==> violet <==
// adpll_ctr
module adpll_ctr
   (
    input                     rst,
    input                     clk,
    input                     valid,
    input [5-1:0] address,
    input [26-1:0] wdata,
    input                     wstrb,
    output [1:0]              rdata,
    output reg                ready,
    input                     data_mod,  
    output                    dco_pd,
    output reg [1:0]          dco_osc_gain,
    output [4:0]              dco_c_l_rall,
    output [4:0]              dco_c_l_row,
    output [4:0]              dco_c_l_col,
    output [15:0]             dco_c_m_rall,
    output [15:0]             dco_c_m_row,
    output [15:0]             dco_c_m_col,
    output [15:0]             dco_c_s_rall,
    output [15:0]             dco_c_s_row,
    output [15:0]             dco_c_s_col,
    output                    tdc_pd,
    output                    tdc_pd_inj,
    output reg [2:0]          tdc_ctr_freq,
    input [6:0]               tdc_ripple_count,
    input [15:0]              tdc_phase
    );
   always @(posedge clk, posedge rst) begin
     if (rst)
       ready <= 1'b0;
     else
       ready <= valid;
   end
   reg                        rst_soft;
   reg [26-1:0]            FCW;
   reg [1:0]                  adpll_mode;
   reg                        en;
   reg [3:0]                  alpha_l;
   reg [3:0]                  alpha_m;
   reg [3:0]                  alpha_s_rx;
   reg [3:0]                  alpha_s_tx;
   reg [3:0]                  beta;
   reg [2:0]                  lambda_rx;
   reg [2:0]                  lambda_tx;
   reg [1:0]                  iir_n_rx;
   reg [1:0]                  iir_n_tx;
   reg [4:0]                  FCW_mod;
   reg signed [4:0]           dco_c_l_word_test;
   reg signed [7:0]           dco_c_m_word_test;
   reg signed [7:0]           dco_c_s_word_test;
   reg                        dco_pd_test;
  ...
Settings: LEC_CHECK=0, CAP_MARGIN=20, CORE_MARGIN=2, CORE_UTILIZATION=71, HOLD_SLACK_MARGIN=-0.1, MAX_ROUTING_LAYER=met4, PLACE_DENSITY=0.64, SLEW_MARGIN=20, TNS_END_PERCENT=5; clock period 32.3 ns.
run.sh (not shown) runs the stock make flow with config.mk's settings and CLKGATE_MAP_FILE=.
==> pepper (differences from violet) <==
- CORE_UTILIZATION: 71 -> 68
- HOLD_SLACK_MARGIN: -0.1 -> default
- PLACE_DENSITY: 0.64 -> 0.6
- SETUP_SLACK_MARGIN: default -> 5.0
- TNS_END_PERCENT: 5 -> default
==> flow/constraint.sdc (replaced) <==
create_clock -name core_clock -period 40.0 [get_ports {clk}]
set_input_delay 8.0000 -clock core_clock [delete_from_list [all_inputs] [get_ports {clk}]]
set_output_delay 8.0000 -clock core_clock [all_outputs]
set_load 0.01 [all_outputs]
==> amber (differences from violet) <==
- CAP_MARGIN: 20 -> 25
- CORE_UTILIZATION: 71 -> 61
- HOLD_SLACK_MARGIN: -0.1 -> default
- MIN_ROUTING_LAYER: default -> met1
- PLACE_DENSITY: 0.64 -> default
- SETUP_SLACK_MARGIN: default -> 5.0
==> flow/constraint.sdc (replaced) <==
create_clock -name core_clock -period 21.9 [get_ports {clk}]
set_input_delay 4.3800 -clock core_clock [delete_from_list [all_inputs] [get_ports {clk}]]
set_output_delay 4.3800 -clock core_clock [all_outputs]
set_load 0.01 [all_outputs]
==> flow_summary.toml <==
# generated from flow reports
[placed_design]
placed_area_sq_um = 48400
dp.final_hpwl_um = 118000
dpl_worst_slack_ns = -0.836

[die]
coreArea_sq_um = 66900
chip_area_sq_um = 69500

[outcome]
status = "finished clean"
Source of the figures above: pepper

==> flow_summary.toml <==
# generated from flow reports
[outcome]
error_line = "[ERROR GRT-0232] Routing congestion too high. Check the congestion heatmap in the GUI."
lastStage = "global routing (5_1_grt)"
status = "aborted with a tool error"

[placed_design]
placed_area_sq_um = 55400
dpl_worst_slack_ns = -1.80
dp.final_hpwl_um = 129000

[die]
chip_area_sq_um = 66600

[synthesis]
top_cell = "nand2_1"
Source of the figures above: violet

==> flow_summary.toml <==
# generated from flow reports
[placed_design]
io_buffer_count = 180
dp.final_hpwl_um = 136000
dp.cells = 7950

[die]
coreArea_sq_um = 74400
chip_area_sq_um = 77400
die_w_um = 278

[synthesis]
yosysTopAreaCell = "dfrtp_1"

[outcome]
lastStage = "global routing (5_1_grt)"
status = "aborted with a tool error"
error_line = "[ERROR GRT-0232] Routing congestion too high. Check the congestion heatmap in the GUI."

[grt]
gr-usage-met3_pct = 61.5

[clock_network]
hold_buffers = 0
Source of the figures above: amber


* * *

==> inputs of run a <==
Starting RTL as in the previous note.
clock: 12.1 ns
lec_check: 0
cap_margin: 20
core_margin: 2
core_utilization: 72
cts_cluster_size: 15
setup_slack_margin: 3.12
slew_margin: 20
==> run b: changes against run a <==
CORE_UTILIZATION = 70   (was 72)
CTS_CLUSTER_SIZE = default   (was 15)
==> flow/constraint.sdc (replaced) <==
create_clock -name core_clock -period 12.9 [get_ports {clk}]
set_input_delay 2.5800 -clock core_clock [delete_from_list [all_inputs] [get_ports {clk}]]
set_output_delay 2.5800 -clock core_clock [all_outputs]
set_load 0.01 [all_outputs]
==> run c: changes against run a <==
CORE_UTILIZATION = 68   (was 72)
CTS_CLUSTER_DIAMETER = 283   (was default)
CTS_CLUSTER_SIZE = default   (was 15)
MAX_ROUTING_LAYER = met4   (was default)
SETUP_SLACK_MARGIN = 4.58   (was 3.12)
TNS_END_PERCENT = 5   (was default)
==> flow/constraint.sdc (replaced) <==
create_clock -name core_clock -period 32.3 [get_ports {clk}]
set_input_delay 6.4600 -clock core_clock [delete_from_list [all_inputs] [get_ports {clk}]]
set_output_delay 6.4600 -clock core_clock [all_outputs]
set_load 0.01 [all_outputs]
==> run d: changes against run a <==
CORE_UTILIZATION = 35   (was 72)
CTS_CLUSTER_SIZE = default   (was 15)
PLACE_DENSITY = 0.6   (was default)
SETUP_SLACK_MARGIN = default   (was 3.12)
==> flow/constraint.sdc (replaced) <==
create_clock -name core_clock -period 39.3 [get_ports {clk}]
set_input_delay 7.8600 -clock core_clock [delete_from_list [all_inputs] [get_ports {clk}]]
set_output_delay 7.8600 -clock core_clock [all_outputs]
set_load 0.01 [all_outputs]
==> flow_summary.yaml <==
# physical design summary
floorplanning:
  die_x_um: 256
  dieHeight_um: 256
  fp_util: 0.728
outcome:
  firstError: "[ERROR DPL-0033] detailed placement checks failed during check placement."
  status: "stopped before the end"
  stop_stage: "detailed placement"
That was run a.
==> flow_summary.yaml <==
# generated from flow reports
floorplanning:
  dieHeight_um: 366
  fp_util: 0.353
  die_x_um: 366
detailed_routing:
  met3WireLength_um: 9050
global_routing:
  grtUsageTotal: 0.231
outcome:
  status: "no timing/DRC/antenna violations"
setup_path:
  r2r_start: "adpll_ctr0.tdc_digital0.phase[2]"
final_layout:
  seq_cells: 482
That was run d.
==> flow_summary.yaml <==
# physical design summary
outcome:
  stop_stage: "global routing"
  status: "stopped before the end"
  firstError: "[ERROR GRT-0229] Vertical edge usage exceeds the maximum allowed. (20, 12) usage=65535 limit=2200"
floorplanning:
  fp_util: 0.685
  dieHeight_um: 264
  die_x_um: 264
That was run c.
==> flow_summary.yaml <==
# physical design summary
outcome:
  status: "stopped before the end"
  stop_stage: "clock tree synthesis"
  firstError: "[ERROR DPL-0038] Utilization greater than 100%, impossible to legalize"
floorplanning:
  fp_util: 0.710
  die_x_um: 260
  core_um2: 64600
  dieHeight_um: 260
That was run b.

* * *

==> exp/delta: inputs <==
Starting RTL as in the previous note.
make LEC_CHECK=0 CAP_MARGIN=5 CORE_MARGIN=2 CORE_UTILIZATION=72 CTS_CLUSTER_DIAMETER=297 MAX_ROUTING_LAYER=met4 PLACE_DENSITY=0.6 SETUP_SLACK_MARGIN=2.56 SLEW_MARGIN=30 finish   # period 21.8 ns
==> exp/pepper (differences from exp/delta) <==
CAP_MARGIN = 20   (was 5)
CORE_UTILIZATION = 65   (was 72)
CTS_CLUSTER_DIAMETER = not set   (was 297)
SETUP_SLACK_MARGIN = not set   (was 2.56)
SLEW_MARGIN = 20   (was 30)
==> flow/constraint.sdc (replaced) <==
create_clock -name core_clock -period 25.0 [get_ports {clk}]
set_input_delay 5.0000 -clock core_clock [delete_from_list [all_inputs] [get_ports {clk}]]
set_output_delay 5.0000 -clock core_clock [all_outputs]
set_load 0.01 [all_outputs]
==> exp/raven (differences from exp/delta) <==
ABC_AREA = 1   (was not set)
CAP_MARGIN = 20   (was 5)
CORE_UTILIZATION = 58   (was 72)
CTS_CLUSTER_DIAMETER = 323   (was 297)
MAX_ROUTING_LAYER = not set   (was met4)
SETUP_SLACK_MARGIN = not set   (was 2.56)
SLEW_MARGIN = 20   (was 30)
TNS_END_PERCENT = 5   (was not set)
==> flow/constraint.sdc (replaced) <==
create_clock -name core_clock -period 25.4 [get_ports {clk}]
set_input_delay 5.0800 -clock core_clock [delete_from_list [all_inputs] [get_ports {clk}]]
set_output_delay 5.0800 -clock core_clock [all_outputs]
set_load 0.01 [all_outputs]
==> exp/zinc (differences from exp/delta) <==
CAP_MARGIN = 20   (was 5)
CORE_UTILIZATION = 40   (was 72)
CTS_CLUSTER_DIAMETER = not set   (was 297)
MAX_ROUTING_LAYER = not set   (was met4)
SETUP_SLACK_MARGIN = not set   (was 2.56)
SLEW_MARGIN = 20   (was 30)
==> flow/constraint.sdc (replaced) <==
create_clock -name core_clock -period 40.0 [get_ports {clk}]
set_input_delay 8.0000 -clock core_clock [delete_from_list [all_inputs] [get_ports {clk}]]
set_output_delay 8.0000 -clock core_clock [all_outputs]
set_load 0.01 [all_outputs]
==> results <==
metric                                                                          exp/zinc                       exp/delta                exp/pepper                 exp/raven
Status                                                  no timing/DRC/antenna violations                  did not finish            did not finish           failed layout checks
Stage where the flow stopped                                                           -  clock tree synthesis (4_1_cts)  global routing (5_1_grt)                         -
Reasons for failing layout checks                                                      -                               -                         -      negative setup slack
Number of hold buffers added after cts                                                 0                               -                         0                         0
Post-DP HPWL                                                                      122 mm                          153 mm                    135 mm                    112 mm
Clock Network Area Fraction                                                       0.0412                               -                         -                    0.0386
Total number of multi-input combinational cells                                    4,461                               -                         -                     4,728
Die span in y                                                                     343 um                          256 um                    270 um                    275 um
Sequential cell area                                                        12,100 sq um                               -                         -              12,100 sq um
Final core area utilization                                                        0.458                               -                         -                     0.777
Non-filler instance count after layout                                             7,332                               -                         -                     8,370
Die Size                                                                   117,000 sq um                    65,700 sq um              72,700 sq um              75,600 sq um
CTS H-Tree Depth                                                                       2                               -                         2                         2
Number of maximum-capacitance constraint violations                                    0                               -                         -                         0
Clk_buf instances                                                                     77                               -                         -                        71
Area overhead of the layout relative to synthesis                                  14.0%                               -                         -                     32.8%
Number of sinks driven by the clock tree                                             482                               -                       482                       482
FF-to-FF setup slack                                                            12.31 ns                               -                         -                   2.96 ns
Worst Path Class, Setup                                         input port to output pin                               -                         -  input port to output pin
Flop count                                                                           482                               -                         -                       482
Worst clock skew                                                               0.0793 ns                               -                         -                 0.0409 ns
Portion of the post-synthesis area used by sequential elements                     0.265                           0.265                     0.265                     0.285

* * *

==> job 3655: inputs <==
Starting RTL as in the previous note.
Settings: LEC_CHECK=0, CAP_MARGIN=20, CELL_PAD_IN_SITES_GLOBAL_PLACEMENT=0, CORE_MARGIN=2, CORE_UTILIZATION=56, GPL_ROUTABILITY_DRIVEN=1, GPL_TIMING_DRIVEN=0, PLACE_DENSITY=0.37, SETUP_SLACK_MARGIN=-2.0, SLEW_MARGIN=30, TNS_END_PERCENT=55; clock period 34.9 ns.
==> job 7359: changes against job 3655 <==
- CELL_PAD_IN_SITES_GLOBAL_PLACEMENT: 0 -> unset
- CORE_UTILIZATION: 56 -> 72
- CTS_CLUSTER_DIAMETER: unset -> 41
- CTS_CLUSTER_SIZE: unset -> 15
- GPL_ROUTABILITY_DRIVEN: 1 -> unset
- GPL_TIMING_DRIVEN: 0 -> unset
- PLACE_DENSITY: 0.37 -> 0.38
- SETUP_SLACK_MARGIN: -2.0 -> 3.47
- SLEW_MARGIN: 30 -> 20
- TNS_END_PERCENT: 55 -> unset
==> flow/constraint.sdc (replaced) <==
create_clock -name core_clock -period 12.1 [get_ports {clk}]
set_input_delay 2.4200 -clock core_clock [delete_from_list [all_inputs] [get_ports {clk}]]
set_output_delay 2.4200 -clock core_clock [all_outputs]
set_load 0.01 [all_outputs]
==> job 2437: changes against job 3655 <==
- CELL_PAD_IN_SITES_GLOBAL_PLACEMENT: 0 -> unset
- CORE_UTILIZATION: 56 -> 58
- GPL_ROUTABILITY_DRIVEN: 1 -> unset
- GPL_TIMING_DRIVEN: 0 -> unset
- PLACE_DENSITY: 0.37 -> unset
- SETUP_SLACK_MARGIN: -2.0 -> unset
- SLEW_MARGIN: 30 -> 20
- TNS_END_PERCENT: 55 -> unset
==> flow/constraint.sdc (replaced) <==
create_clock -name core_clock -period 21.8 [get_ports {clk}]
set_input_delay 4.3600 -clock core_clock [delete_from_list [all_inputs] [get_ports {clk}]]
set_output_delay 4.3600 -clock core_clock [all_outputs]
set_load 0.01 [all_outputs]
==> results.tsv <==
metric	value	unit
comb area leader	AND-OR/OR-AND gates	
XOR/XNOR Area Share	4.410	%
die height	256.3	um
port buffer count	180	
status	stopped before the end	
Registers, synthesis	482	
RePlAce Congestion	1.163	
last stage the flow got to	3_5_place_dp	
IO Count	181	
fp_density	72.81	%
area of the core	62970	um^2
Post-synth ARST share	100.0	%
die area	65710	um^2
ao+oa area frac	24.20	%
Log Error	[ERROR DPL-0033] detailed placement checks failed during check placement.	
num rows	92	
chip width	256.3	um
Source of the figures above: job 7359

==> results.tsv <==
metric	value	unit
status	complete, but fails checks	
Blocking Checks	negative setup slack	
IO Count	181	
chip width	290.1	um
fp_density	56.73	%
area of the core	80810	um^2
port buffer count	176	
XOR/XNOR Area Share	4.410	%
Final Setup Violations	1	
Registers, synthesis	482	
comb area leader	AND-OR/OR-AND gates	
Post-synth ARST share	100.0	%
final worst slack	-2.447	ns
Source of the figures above: job 3655

==> results.tsv <==
metric	value	unit
Registers, synthesis	482	
area of the core	78610	um^2
RePlAce Congestion	1.093	
cts hold-fix bufs	0	
die height	285.1	um
last stage the flow got to	5_1_grt	
XOR/XNOR Area Share	4.410	%
chip width	285.1	um
status	stopped before the end	
ao+oa area frac	24.20	%
Source of the figures above: job 2437


* * *

==> v24 <==
adpll_ctr again, from the RTL that the note above started with.
Settings: LEC_CHECK=0, ABC_AREA=1, CAP_MARGIN=20, CELL_PAD_IN_SITES_GLOBAL_PLACEMENT=1, CORE_ASPECT_RATIO=0.85, CORE_MARGIN=3, CORE_UTILIZATION=41, CTS_CLUSTER_DIAMETER=322, MAX_ROUTING_LAYER=met5, PLACE_DENSITY=0.54, SETUP_SLACK_MARGIN=0.12, SLEW_MARGIN=20, TNS_END_PERCENT=30; clock period 70.7 ns.
==> v35: changes against v24 <==
==> flow/config.mk (replaced) <==
export PLATFORM = sky130hd
export DESIGN_NAME = adpll_ctr
export DESIGN_NICKNAME = adpll_ctr
export VERILOG_FILES = /design/flow/design.v
export SDC_FILE = /design/flow/constraint.sdc
export NUM_CORES = 4
export LEC_CHECK = 0
export CAP_MARGIN = 20
export CELL_PAD_IN_SITES_DETAIL_PLACEMENT = 1
export CORE_MARGIN = 2
export CORE_UTILIZATION = 40
export PLACE_DENSITY = 0.43
export SLEW_MARGIN = 20
==> flow/constraint.sdc (replaced) <==
create_clock -name core_clock -period 40.0 [get_ports {clk}]
set_input_delay 8.0000 -clock core_clock [delete_from_list [all_inputs] [get_ports {clk}]]
set_output_delay 8.0000 -clock core_clock [all_outputs]
set_load 0.01 [all_outputs]
==> v3: changes against v24 <==
==> flow/config.mk (replaced) <==
export PLATFORM = sky130hd
export DESIGN_NAME = adpll_ctr
export DESIGN_NICKNAME = adpll_ctr
export VERILOG_FILES = /design/flow/design.v
export SDC_FILE = /design/flow/constraint.sdc
export NUM_CORES = 4
export LEC_CHECK = 0
export CAP_MARGIN = 5
export CORE_MARGIN = 2
export CORE_UTILIZATION = 71
export MAX_ROUTING_LAYER = met4
export PLACE_DENSITY = 0.6
export SLEW_MARGIN = 20
==> flow/constraint.sdc (replaced) <==
create_clock -name core_clock -period 19.7 [get_ports {clk}]
set_input_delay 3.9400 -clock core_clock [delete_from_list [all_inputs] [get_ports {clk}]]
set_output_delay 3.9400 -clock core_clock [all_outputs]
set_load 0.01 [all_outputs]
==> results <==
| item | v3 | v35 | v24 |
|---|---|---|---|
| Final weighted congestion of routability-driven global placement | 1.13 | 0.972 | 0.909 |
| Period utilisation layout | - | 96.6% | 71.6% |
| Sequential fraction of the synthesis area | 26.5% | 26.5% | 28.5% |
| Run status | did not finish | no timing/DRC/antenna violations | no timing/DRC/antenna violations |
| Failing step | 4_1_cts | - | - |
| Measured slew at the worst slew-check pin | - | 1.10 ns | 1.01 ns |
| GRT met3 Usage | - | 5.46% | 4.62% |
| Synthesized-area fraction occupied by adder cells | 9.89% | 9.89% | 10.6% |
| Seq area share | - | 23.1% | 25.5% |
| Slowest library cell on the worst path | - | sky130_fd_sc_hd__or4_1 | sky130_fd_sc_hd__fa_1 |
| Cts repair resizes | - | 2 | 0 |
| Non-clock inverter count in the final layout | - | 394 | 861 |
| Vias in the first global route | - | 44500 | 39500 |
| Multi-input gates | - | 4461 | 4728 |
| Final setup vio count | - | 0 | 0 |
| Reg clk slew, reported paths | - | 0.05 ns | 0.07 ns |
| Most Used Layer, Global Route | - | met2 | met2 |
| Die area | 66600 um2 | 117000 um2 | 108000 um2 |
| Number of antenna-violating nets in the routed design | - | 0 | 0 |
| Worst min-delay path category | - | flip-flop to asynchronous set/reset pin | flip-flop to flip-flop |
| Top-area cell share | 22.9% | 22.9% | 24.7% |
| Fraction of standard cell area in multi-input logic | - | 59.8% | 55.3% |
| Post-Route Skew | - | 0.0389 ns | 0.0658 ns |
| Number of core rows | 93 | 124 | 108 |
